==> try-amber: inputs <==
Design std_fp_smult_pipe, start of the top module:
module std_fp_smult_pipe #(
    parameter WIDTH = 32,
    parameter INT_WIDTH = 16,
    parameter FRAC_WIDTH = 16
) (
    input  [WIDTH-1:0]              left,
    input  [WIDTH-1:0]              right,
    input  logic                    reset,
    input  logic                    go,
    input  logic                    clk,
    output logic [WIDTH-1:0]        out,
    output logic                    done
);
Settings: LEC_CHECK=0, ABC_AREA=1, CAP_MARGIN=0, CORE_MARGIN=2, CORE_UTILIZATION=57, CTS_CLUSTER_DIAMETER=332, CTS_CLUSTER_SIZE=87, HOLD_SLACK_MARGIN=-0.07, PLACE_DENSITY=0.37, SLEW_MARGIN=0; clock period 7.5 ns.
run.sh (not shown) runs the stock make flow with config.mk's settings and CLKGATE_MAP_FILE=.
==> inputs of try-sierra, as changes to try-amber <==
Settings changed: ABC_AREA 1 to not set, CORE_UTILIZATION 57 to 72, CTS_CLUSTER_DIAMETER 332 to 30, CTS_CLUSTER_SIZE 87 to 56, HOLD_SLACK_MARGIN -0.07 to not set, PLACE_DENSITY 0.37 to not set, PLACE_DENSITY_LB_ADDON set to 0.2, SETUP_SLACK_MARGIN set to 2.25, SLEW_MARGIN 0 to 20.
==> flow/constraint.sdc (replaced) <==
create_clock -name core_clock -period 7.72 [get_ports {clk}]
set_input_delay 1.5440 -clock core_clock [delete_from_list [all_inputs] [get_ports {clk}]]
set_output_delay 1.5440 -clock core_clock [all_outputs]
set_load 0.01 [all_outputs]
==> inputs of try-cedar, as changes to try-amber <==
Settings changed: ABC_AREA 1 to not set, CAP_MARGIN 0 to 5, CORE_UTILIZATION 57 to 72, CTS_CLUSTER_DIAMETER 332 to 93, CTS_CLUSTER_SIZE 87 to not set, HOLD_SLACK_MARGIN -0.07 to not set, PLACE_DENSITY 0.37 to 0.65, SETUP_SLACK_MARGIN set to 0.51, SLEW_MARGIN 0 to 20.
==> flow/constraint.sdc (replaced) <==
create_clock -name core_clock -period 5.11 [get_ports {clk}]
set_input_delay 1.0220 -clock core_clock [delete_from_list [all_inputs] [get_ports {clk}]]
set_output_delay 1.0220 -clock core_clock [all_outputs]
set_load 0.01 [all_outputs]
==> notes <==
try-sierra ran to the end with no violations. try-cedar completed, yet does not pass: setup timing. try-amber passed the timing, DRC and antenna checks. Between try-sierra and try-amber, the lower cell count is in try-sierra (gap about 20%, measured against try-amber). Synthesized cell count: try-amber is higher than try-sierra (29%). Routed wire length: try-sierra is larger than try-cedar (about 11%). First-iteration DRC count: try-amber < try-cedar < try-sierra. In try-sierra the register-to-register slack is worse than in try-amber, by 0.04 ns. Die size is the same in try-sierra and try-cedar. Critical path depth: try-amber is higher than try-cedar (4). In sequential cell count, try-cedar and try-sierra do not differ.

---

==> build 50 <==
==> flow/design.v <==
module std_fp_mult_pipe #(
    parameter WIDTH = 32,
    parameter INT_WIDTH = 16,
    parameter FRAC_WIDTH = 16,
    parameter SIGNED = 0
) (
    input  logic [WIDTH-1:0] left,
    input  logic [WIDTH-1:0] right,
    input  logic             go,
    input  logic             clk,
    input  logic             reset,
    output logic [WIDTH-1:0] out,
    output logic             done
);
  logic [WIDTH-1:0]          rtmp;
  logic [WIDTH-1:0]          ltmp;
  logic [(WIDTH << 1) - 1:0] out_tmp;
  logic done_buf[2:0];
  assign done = done_buf[2];
  assign out = out_tmp[(WIDTH << 1) - INT_WIDTH - 1 : WIDTH - INT_WIDTH];
  logic start;
  assign start = go & done_buf[0] == 0 & done_buf[1] == 0;
  always_ff @(posedge clk) begin
    if (start)
      done_buf[0] <= 1;
    else
      done_buf[0] <= 0;
  end
  always_ff @(posedge clk) begin
    if (go) begin
      done_buf[2] <= done_buf[1];
      done_buf[1] <= done_buf[0];
    end else begin
      done_buf[2] <= 0;
      done_buf[1] <= 0;
    end
  end
  always_ff @(posedge clk) begin
    if (reset) begin
      rtmp <= 0;
      ltmp <= 0;
      out_tmp <= 0;
    end else if (go) begin
      if (SIGNED) begin
        rtmp <= $signed(right);
        ltmp <= $signed(left);
        out_tmp <= $signed(
          { {WIDTH{ltmp[WIDTH-1]}}, ltmp} *
          { {WIDTH{rtmp[WIDTH-1]}}, rtmp}
        );
      end else begin
        rtmp <= right;
        ltmp <= left;
        out_tmp <= ltmp * rtmp;
      end
    end else begin
      rtmp <= 0;
      ltmp <= 0;
      out_tmp <= out_tmp;
    end
  end
endmodule
module std_fp_smult_pipe #(
    parameter WIDTH = 32,
    parameter INT_WIDTH = 16,
    parameter FRAC_WIDTH = 16
) (
    input  [WIDTH-1:0]              left,
    input  [WIDTH-1:0]              right,
    input  logic                    reset,
    input  logic                    go,
    input  logic                    clk,
    output logic [WIDTH-1:0]        out,
    output logic                    done
);
  std_fp_mult_pipe #(
    .WIDTH(WIDTH),
    .INT_WIDTH(INT_WIDTH),
    .FRAC_WIDTH(FRAC_WIDTH),
    .SIGNED(1)
  ) comp (
    .clk(clk),
    .done(done),
    .reset(reset),
    .go(go),
    .left(left),
    .right(right),
    .out(out)
  );
endmodule
==> flow/run.sh <==
#!/bin/bash
# the make line also repeats each setting of config.mk as NAME=value (left out here)
make -C /OpenROAD-flow-scripts/flow DESIGN_CONFIG=/design/flow/config.mk WORK_HOME=/design/flow/orfs CLKGATE_MAP_FILE= finish
==> flow/config.mk <==
export PLATFORM = sky130hd
export DESIGN_NAME = std_fp_smult_pipe
export DESIGN_NICKNAME = std_fp_smult_pipe
export VERILOG_FILES = /design/flow/design.v
export SDC_FILE = /design/flow/constraint.sdc
export NUM_CORES = 4
export LEC_CHECK = 0
export CAP_MARGIN = 20
export CORE_MARGIN = 2
export CORE_UTILIZATION = 72
export PLACE_DENSITY = 0.65
export SETUP_SLACK_MARGIN = -0.5
export SLEW_MARGIN = 20
==> flow/constraint.sdc <==
create_clock -name core_clock -period 6.61 [get_ports {clk}]
set_input_delay 1.3220 -clock core_clock [delete_from_list [all_inputs] [get_ports {clk}]]
set_output_delay 1.3220 -clock core_clock [all_outputs]
set_load 0.01 [all_outputs]
==> inputs of build 73, as changes to build 50 <==
Settings changed: CAP_MARGIN 20 to 5, CTS_CLUSTER_DIAMETER set to 93, CTS_CLUSTER_SIZE set to 77, PLACE_DENSITY 0.65 to unset, PLACE_DENSITY_LB_ADDON set to 0.0, SETUP_SLACK_MARGIN -0.5 to 1.46.
==> flow/constraint.sdc (replaced) <==
create_clock -name core_clock -period 5.11 [get_ports {clk}]
set_input_delay 1.0220 -clock core_clock [delete_from_list [all_inputs] [get_ports {clk}]]
set_output_delay 1.0220 -clock core_clock [all_outputs]
set_load 0.01 [all_outputs]
==> inputs of trial 67, as changes to build 50 <==
Settings changed: CELL_PAD_IN_SITES_DETAIL_PLACEMENT set to 1, CORE_UTILIZATION 72 to 40, CTS_CLUSTER_SIZE set to 53, PLACE_DENSITY 0.65 to unset, SETUP_SLACK_MARGIN -0.5 to unset.
==> flow/constraint.sdc (replaced) <==
create_clock -name core_clock -period 7.5 [get_ports {clk}]
set_input_delay 1.5000 -clock core_clock [delete_from_list [all_inputs] [get_ports {clk}]]
set_output_delay 1.5000 -clock core_clock [all_outputs]
set_load 0.01 [all_outputs]
==> inputs of trial 32, as changes to build 50 <==
Settings changed: ABC_AREA set to 0, CTS_CLUSTER_DIAMETER set to 193, CTS_CLUSTER_SIZE set to 96, PLACE_DENSITY 0.65 to unset, SETUP_SLACK_MARGIN -0.5 to 0.27.
==> flow/constraint.sdc (replaced) <==
create_clock -name core_clock -period 2.74 [get_ports {clk}]
set_input_delay 0.5480 -clock core_clock [delete_from_list [all_inputs] [get_ports {clk}]]
set_output_delay 0.5480 -clock core_clock [all_outputs]
set_load 0.01 [all_outputs]
==> comparison <==
Trial 67 completed with no timing, DRC or antenna violations. Build 73 ran to the end with violations: setup timing. Trial 32 ran to the end with violations: setup timing. Build 50 completed and failed the layout checks on setup timing.
In critical path depth, build 50 and build 73 do not differ.
Of build 50 and trial 67, build 50 has the higher clock skew (gap 0.0095 ns).
In synthesized area, trial 67 and build 73 do not differ.
In die size, trial 32 and build 50 do not differ.
Final cell count: build 50 < trial 32 < build 73 < trial 67.
Maximum frequency: trial 67 > build 50 > trial 32 > build 73.
The highest combinational power belongs to trial 32, the lowest to trial 67.
Non-clock buffer count: trial 67 < build 50 < trial 32 < build 73.
Power figures rest on the tool's default switching activity, not on a simulated workload.
